==> inputs of wip/fjord <==
==> flow/design.v (excerpt) <==
module processing_fsm(clock, reset, start_signal, size, done, 
                            buf_0_write_en, buf_1_write_en, error_buf_write_en,
                            buf_0_w_data, buf_1_w_data, error_mem_w_data,
                            buf_0_r_data, buf_1_r_data, error_mem_r_data,
                            buf_0_addr, buf_1_addr, error_mem_addr, buf_sel);
clock: 4.59 ns
lec_check: 0
abc_area: 1
cap_margin: 0
core_margin: 2
core_utilization: 72
cts_cluster_size: 10
hold_slack_margin: 0.29
place_density: 0.42
setup_slack_margin: 0.37
slew_margin: 20
tns_end_percent: 20
run.sh (not shown) runs the stock make flow with config.mk's settings and CLKGATE_MAP_FILE=.
==> wip/delta: changes against wip/fjord <==
==> flow/config.mk (replaced) <==
export PLATFORM = sky130hd
export DESIGN_NAME = processing_fsm
export DESIGN_NICKNAME = processing_fsm
export VERILOG_FILES = /design/flow/design.v
export SDC_FILE = /design/flow/constraint.sdc
export NUM_CORES = 4
export LEC_CHECK = 0
export CAP_MARGIN = 20
export CORE_MARGIN = 2
export CORE_UTILIZATION = 71
export CTS_CLUSTER_SIZE = 15
export SETUP_SLACK_MARGIN = 0.68
export SLEW_MARGIN = 20
==> flow/constraint.sdc (replaced) <==
create_clock -name core_clock -period 4.91 [get_ports {clock}]
set_input_delay 0.9820 -clock core_clock [delete_from_list [all_inputs] [get_ports {clock}]]
set_output_delay 0.9820 -clock core_clock [all_outputs]
set_load 0.01 [all_outputs]
==> comparison table <==
quantity	wip/delta	wip/fjord
Critical register-to-register path startpoint	w_pixel[0]	ne_pixel[3]
Sequential share of cell area	24.1%	23.6%
Diodes inserted	0	2
Adder-cell share of the synthesized area	25.6%	25.1%
Routed via count	18.7k	22.6k
Number of library cell types mapped by synthesis	86	71
Worst EP required	5.38 ns	5.11 ns
Number of instances resized during post-cts repair	35	77
Run status	finished clean	finished clean
Initial DRC Count	1671	2866
Worst setup startpoint	w_pixel[0]	ne_pixel[3]
Share of the clock period used by the worst path	95.3%	96.7%
Routed wl met2	32000 µm	35500 µm
FMAX	214 MHz	225 MHz
Multiplexer share of the synthesized area	10.7%	0.0428%
Inverter count of the layout excluding clock inverters	296	521
Register-to-register setup slack	0.23 ns	0.15 ns
WL final	66300 µm	78700 µm
Worst slew margin relative to its limit	31.1%	32.4%
Hold_ws	0.451 ns	0.294 ns

* * *

==> inputs of exp/nickel <==
Starting RTL as in the previous note.
Settings: LEC_CHECK=0, CAP_MARGIN=5, CELL_PAD_IN_SITES_DETAIL_PLACEMENT=1, CELL_PAD_IN_SITES_GLOBAL_PLACEMENT=0, CORE_MARGIN=2, CORE_UTILIZATION=39, CTS_CLUSTER_DIAMETER=120, GPL_TIMING_DRIVEN=0, MIN_ROUTING_LAYER=met2, PLACE_DENSITY=0.54, SETUP_SLACK_MARGIN=0.81, SLEW_MARGIN=35; clock period 3.33 ns.
==> exp/onyx (differences from exp/nickel) <==
==> flow/config.mk (replaced) <==
export PLATFORM = sky130hd
export DESIGN_NAME = processing_fsm
export DESIGN_NICKNAME = processing_fsm
export VERILOG_FILES = /design/flow/design.v
export SDC_FILE = /design/flow/constraint.sdc
export NUM_CORES = 4
export LEC_CHECK = 0
export CAP_MARGIN = 20
export CORE_MARGIN = 2
export CORE_UTILIZATION = 40
export SLEW_MARGIN = 20
==> flow/constraint.sdc (replaced) <==
create_clock -name core_clock -period 7.0 [get_ports {clock}]
set_input_delay 1.4000 -clock core_clock [delete_from_list [all_inputs] [get_ports {clock}]]
set_output_delay 1.4000 -clock core_clock [all_outputs]
set_load 0.01 [all_outputs]
==> results <==
exp/nickel ran to the end with violations: negative setup slack. exp/onyx finished clean.
Via count: exp/onyx is smaller than exp/nickel (35%).
In synthesized cell count, exp/nickel and exp/onyx do not differ.
In flip-flop count, exp/onyx and exp/nickel do not differ.
Against exp/onyx, the worst hold slack of exp/nickel is worse by 0.12 ns.
Between exp/nickel and exp/onyx, the lower global-route usage is in exp/onyx (gap 18 points).
In exp/onyx the maximum frequency is smaller than in exp/nickel, by about 10%.
In exp/nickel the setup slack is worse than in exp/onyx, by 3.1 ns.
Against exp/onyx, the die size of exp/nickel is higher by about 2.5%.
==> figures <==
metric	exp/onyx	exp/nickel
End-of-flow core utilization	0.453	0.504
Diodes inserted	1	7
Final #Nets	2,756	3,042
Cell Area, Placed	24,500 sq um	25,500 sq um
Total number of H-tree levels	2	1
Final-layout worst hold slack	0.484 ns	0.369 ns
Tally of filler cells in the layout	5,455	6,351
Source of the worst register-to-register timing path	w_pixel[3]$_DFFE_PN0P_	n_pixel[3]$_DFFE_PN0P_
Sequential cell area	6210 sq um	6270 sq um
Number of tap cells added at floorplan	756	773
Met2 GRT Util	0.389	0.506
Outcome	complete, no violations	complete, but fails checks
Reasons for failing layout checks	-	negative setup slack
Layout clock buffers	47	40
Post-detail-place hpwl	50,800 microns	60,000 microns
Layout buffering overhead excluding clock cells	0.0426	0.115
Total placed cells including tap cells	3,094	3,234
Logic gate fraction of the total cell area	0.589	0.564
Source of the worst hold timing path	buf_1_write_en$_DFFE_PN0N_	state[12]$_DFF_PN0_
Worst Hold End	buf_1_write_en$_DFFE_PN0N_	state[7]$_DFF_PN0_
Unrepaired setup endpoints after global routing	no	yes

* * *

==> job 5087: inputs <==
Starting RTL as in the previous note.
==> flow/config.mk <==
export PLATFORM = sky130hd
export DESIGN_NAME = processing_fsm
export DESIGN_NICKNAME = processing_fsm
export VERILOG_FILES = /design/flow/design.v
export SDC_FILE = /design/flow/constraint.sdc
export NUM_CORES = 4
export LEC_CHECK = 0
export CAP_MARGIN = 20
export CELL_PAD_IN_SITES_DETAIL_PLACEMENT = 0
export CELL_PAD_IN_SITES_GLOBAL_PLACEMENT = 1
export CORE_MARGIN = 8
export CORE_UTILIZATION = 62
export CTS_CLUSTER_DIAMETER = 61
export GPL_ROUTABILITY_DRIVEN = 1
export GPL_TIMING_DRIVEN = 0
export MAX_ROUTING_LAYER = met4
export MIN_ROUTING_LAYER = met1
export PLACE_DENSITY_LB_ADDON = 0.17
export SETUP_SLACK_MARGIN = 0.09
export SLEW_MARGIN = 20
export TNS_END_PERCENT = 10
==> flow/constraint.sdc <==
create_clock -name core_clock -period 3.96 [get_ports {clock}]
set_input_delay 0.7920 -clock core_clock [delete_from_list [all_inputs] [get_ports {clock}]]
set_output_delay 0.7920 -clock core_clock [all_outputs]
set_load 0.01 [all_outputs]
==> job 8346: changes against job 5087 <==
Settings changed: CELL_PAD_IN_SITES_DETAIL_PLACEMENT 0 to unset, CELL_PAD_IN_SITES_GLOBAL_PLACEMENT 1 to unset, CORE_MARGIN 8 to 2, CORE_UTILIZATION 62 to 33, CTS_CLUSTER_DIAMETER 61 to unset, GPL_ROUTABILITY_DRIVEN 1 to unset, GPL_TIMING_DRIVEN 0 to unset, MAX_ROUTING_LAYER met4 to unset, MIN_ROUTING_LAYER met1 to unset, PLACE_DENSITY_LB_ADDON 0.17 to unset, SETUP_SLACK_MARGIN 0.09 to unset, TNS_END_PERCENT 10 to unset.
==> flow/constraint.sdc (replaced) <==
create_clock -name core_clock -period 5.51 [get_ports {clock}]
set_input_delay 1.1020 -clock core_clock [delete_from_list [all_inputs] [get_ports {clock}]]
set_output_delay 1.1020 -clock core_clock [all_outputs]
set_load 0.01 [all_outputs]
==> job 7462: changes against job 5087 <==
Settings changed: CELL_PAD_IN_SITES_DETAIL_PLACEMENT 0 to unset, CELL_PAD_IN_SITES_GLOBAL_PLACEMENT 1 to unset, CORE_MARGIN 8 to 2, CORE_UTILIZATION 62 to 70, CTS_CLUSTER_DIAMETER 61 to unset, GPL_ROUTABILITY_DRIVEN 1 to unset, GPL_TIMING_DRIVEN 0 to 1, MAX_ROUTING_LAYER met4 to met5, PLACE_DENSITY_LB_ADDON 0.17 to 0.19, TNS_END_PERCENT 10 to 5.
==> flow/constraint.sdc (replaced) <==
create_clock -name core_clock -period 4.56 [get_ports {clock}]
set_input_delay 0.9120 -clock core_clock [delete_from_list [all_inputs] [get_ports {clock}]]
set_output_delay 0.9120 -clock core_clock [all_outputs]
set_load 0.01 [all_outputs]
==> notes <==
Job 5087 ran to the end with violations: setup timing. Job 8346 passed the timing, design-rule and antenna checks. Job 7462 finished but fails on setup timing.
Non-clock buffer count: job 8346 is lower than job 7462 (86).
Via count: job 5087 is lower than job 7462 (1.9%).
The highest core utilization belongs to job 7462, the lowest to job 8346.
The highest first-iteration DRC count belongs to job 7462, the lowest to job 5087.
In critical path depth, job 5087 and job 8346 do not differ.
Against job 5087, the fmax of job 7462 is larger by 1.5%.

* * *

==> inputs of 10-24 <==
Starting RTL as in the previous note.
==> flow/config.mk <==
export PLATFORM = sky130hd
export DESIGN_NAME = processing_fsm
export DESIGN_NICKNAME = processing_fsm
export VERILOG_FILES = /design/flow/design.v
export SDC_FILE = /design/flow/constraint.sdc
export NUM_CORES = 4
export LEC_CHECK = 0
export ABC_AREA = 0
export CAP_MARGIN = 10
export CELL_PAD_IN_SITES_DETAIL_PLACEMENT = 1
export CORE_ASPECT_RATIO = 0.54
export CORE_MARGIN = 8
export CORE_UTILIZATION = 47
export CTS_CLUSTER_DIAMETER = 35
export CTS_CLUSTER_SIZE = 95
export GPL_ROUTABILITY_DRIVEN = 1
export GPL_TIMING_DRIVEN = 0
export HOLD_SLACK_MARGIN = 0.04
export MAX_ROUTING_LAYER = met4
export MIN_ROUTING_LAYER = met2
export PLACE_DENSITY_LB_ADDON = 0.23
export SLEW_MARGIN = 20
export TNS_END_PERCENT = 80
==> flow/constraint.sdc <==
create_clock -name core_clock -period 7.0 [get_ports {clock}]
set_input_delay 1.4000 -clock core_clock [delete_from_list [all_inputs] [get_ports {clock}]]
set_output_delay 1.4000 -clock core_clock [all_outputs]
set_load 0.01 [all_outputs]
==> 06-03 (differences from 10-24) <==
- ABC_AREA: 0 -> default
- CAP_MARGIN: 10 -> 20
- CELL_PAD_IN_SITES_DETAIL_PLACEMENT: 1 -> default
- CORE_ASPECT_RATIO: 0.54 -> default
- CORE_MARGIN: 8 -> 2
- CORE_UTILIZATION: 47 -> 68
- CTS_CLUSTER_DIAMETER: 35 -> default
- CTS_CLUSTER_SIZE: 95 -> default
- GPL_ROUTABILITY_DRIVEN: 1 -> default
- GPL_TIMING_DRIVEN: 0 -> default
- HOLD_SLACK_MARGIN: 0.04 -> default
- MAX_ROUTING_LAYER: met4 -> default
- MIN_ROUTING_LAYER: met2 -> default
- PLACE_DENSITY_LB_ADDON: 0.23 -> default
- TNS_END_PERCENT: 80 -> default
==> flow/constraint.sdc (replaced) <==
create_clock -name core_clock -period 5.52 [get_ports {clock}]
set_input_delay 1.1040 -clock core_clock [delete_from_list [all_inputs] [get_ports {clock}]]
set_output_delay 1.1040 -clock core_clock [all_outputs]
set_load 0.01 [all_outputs]
==> reports/metrics.sh <==
INITIAL_CORE_UTIL=0.688
PORT_BUFFERS=96
PLACE_WS_NS=0.266
FINAL_WTD_CONGESTION=0.956
CLOCK_TREE.HTREE_LEVEL_COUNT=1
OVERFLOW=0
USE_MET1=0.473
OUTCOME='finished clean'
NUM_ROWS=67
CTS-BUFFERS-INSERTED=28
GLOBAL_ROUTE.USAGE.MET2=0.625
PLACED_INST_AREA_UM2=24300
DIEAREA_UM2=35300
That was 06-03.
==> reports/metrics.sh <==
CTS-BUFFERS-INSERTED=37
OUTCOME='stopped before the end'
CLOCK_TREE.HTREE_LEVEL_COUNT=2
PLACE_WS_NS=1.02
USE_MET1=0
GLOBAL_ROUTE.USAGE.MET2=0.622
INITIAL_CORE_UTIL=0.477
TOOLERRORMSG='[ERROR GRT-0116] Global routing finished with congestion. Check the congestion regions in the DRC Viewer.'
FINAL_WTD_CONGESTION=1.02
OVERFLOW=41
PORT_BUFFERS=80
NUM_ROWS=59
STOP_STAGE='global routing'
DIEAREA_UM2=56700
That was 10-24.

* * *

==> inputs of run C <==
Starting RTL as in the previous note.
## processing_fsm
module processing_fsm(clock, reset, start_signal, size, done, 
                            buf_0_write_en, buf_1_write_en, error_buf_write_en,
                            buf_0_w_data, buf_1_w_data, error_mem_w_data,
                            buf_0_r_data, buf_1_r_data, error_mem_r_data,
                            buf_0_addr, buf_1_addr, error_mem_addr, buf_sel);
clock: 3.96 ns
lec_check: 0
cap_margin: 20
cell_pad_in_sites_detail_placement: 0
core_margin: 8
core_utilization: 62
cts_cluster_diameter: 391
gpl_routability_driven: 1
gpl_timing_driven: 0
max_routing_layer: met4
min_routing_layer: met2
place_density_lb_addon: 0.17
setup_slack_margin: 0.09
slew_margin: 20
tns_end_percent: 10
==> run P (differences from run C) <==
ABC_AREA = 0   (was unset)
CELL_PAD_IN_SITES_DETAIL_PLACEMENT = unset   (was 0)
CORE_ASPECT_RATIO = 1.98   (was unset)
CORE_MARGIN = 2   (was 8)
CORE_UTILIZATION = 72   (was 62)
CTS_CLUSTER_DIAMETER = 367   (was 391)
CTS_CLUSTER_SIZE = 96   (was unset)
GPL_ROUTABILITY_DRIVEN = unset   (was 1)
GPL_TIMING_DRIVEN = unset   (was 0)
MAX_ROUTING_LAYER = unset   (was met4)
MIN_ROUTING_LAYER = unset   (was met2)
PLACE_DENSITY = 0.36   (was unset)
PLACE_DENSITY_LB_ADDON = unset   (was 0.17)
SETUP_SLACK_MARGIN = unset   (was 0.09)
==> flow/constraint.sdc (replaced) <==
create_clock -name core_clock -period 3.08 [get_ports {clock}]
set_input_delay 0.6160 -clock core_clock [delete_from_list [all_inputs] [get_ports {clock}]]
set_output_delay 0.6160 -clock core_clock [all_outputs]
set_load 0.01 [all_outputs]
==> run Y (differences from run C) <==
ABC_AREA = 1   (was unset)
CELL_PAD_IN_SITES_DETAIL_PLACEMENT = unset   (was 0)
CORE_MARGIN = 2   (was 8)
CORE_UTILIZATION = 72   (was 62)
CTS_CLUSTER_DIAMETER = unset   (was 391)
GPL_ROUTABILITY_DRIVEN = unset   (was 1)
GPL_TIMING_DRIVEN = unset   (was 0)
MAX_ROUTING_LAYER = unset   (was met4)
MIN_ROUTING_LAYER = unset   (was met2)
PLACE_DENSITY = 0.42   (was unset)
PLACE_DENSITY_LB_ADDON = unset   (was 0.17)
SETUP_SLACK_MARGIN = 0.37   (was 0.09)
TNS_END_PERCENT = 20   (was 10)
==> flow/constraint.sdc (replaced) <==
create_clock -name core_clock -period 4.59 [get_ports {clock}]
set_input_delay 0.9180 -clock core_clock [delete_from_list [all_inputs] [get_ports {clock}]]
set_output_delay 0.9180 -clock core_clock [all_outputs]
set_load 0.01 [all_outputs]
==> qor summary <==
quantity                                                               run Y                      run P                 run C
Result of the run                                             finished clean  aborted with a tool error       failed layout checks
Stage where the flow stopped                                               -             global routing                     -
Layout check failures                                                      -                          -  negative setup slack
Final antenna diode count                                                  3                          -                    11
Worst R2R End                                                         sum[3]                          -                sum[3]
Metal2 WL                                                           36000 µm                          -              33900 µm
Area fraction in mux cells                                           0.0428%                      10.7%                 10.7%
Area growth from synthesis to final layout                             13.6%                          -                 16.0%
Critical path start-end classification                               reg2reg                          -               reg2reg
Ratio of routed vias to standard cells                                  6.41                          -                  8.43
Number of iterations in the first detailed-routing pass                    8                          -                    52
Setup WS post-layout                                                0.114 ns                          -             -0.886 ns
Worst hold path class                                               in2async                          -              in2async
Post-cts resize count                                                     77                         91                    99
DRC violations left                                                        0                          -                     0
Placed cell count                                                       3488                       3181                  2927
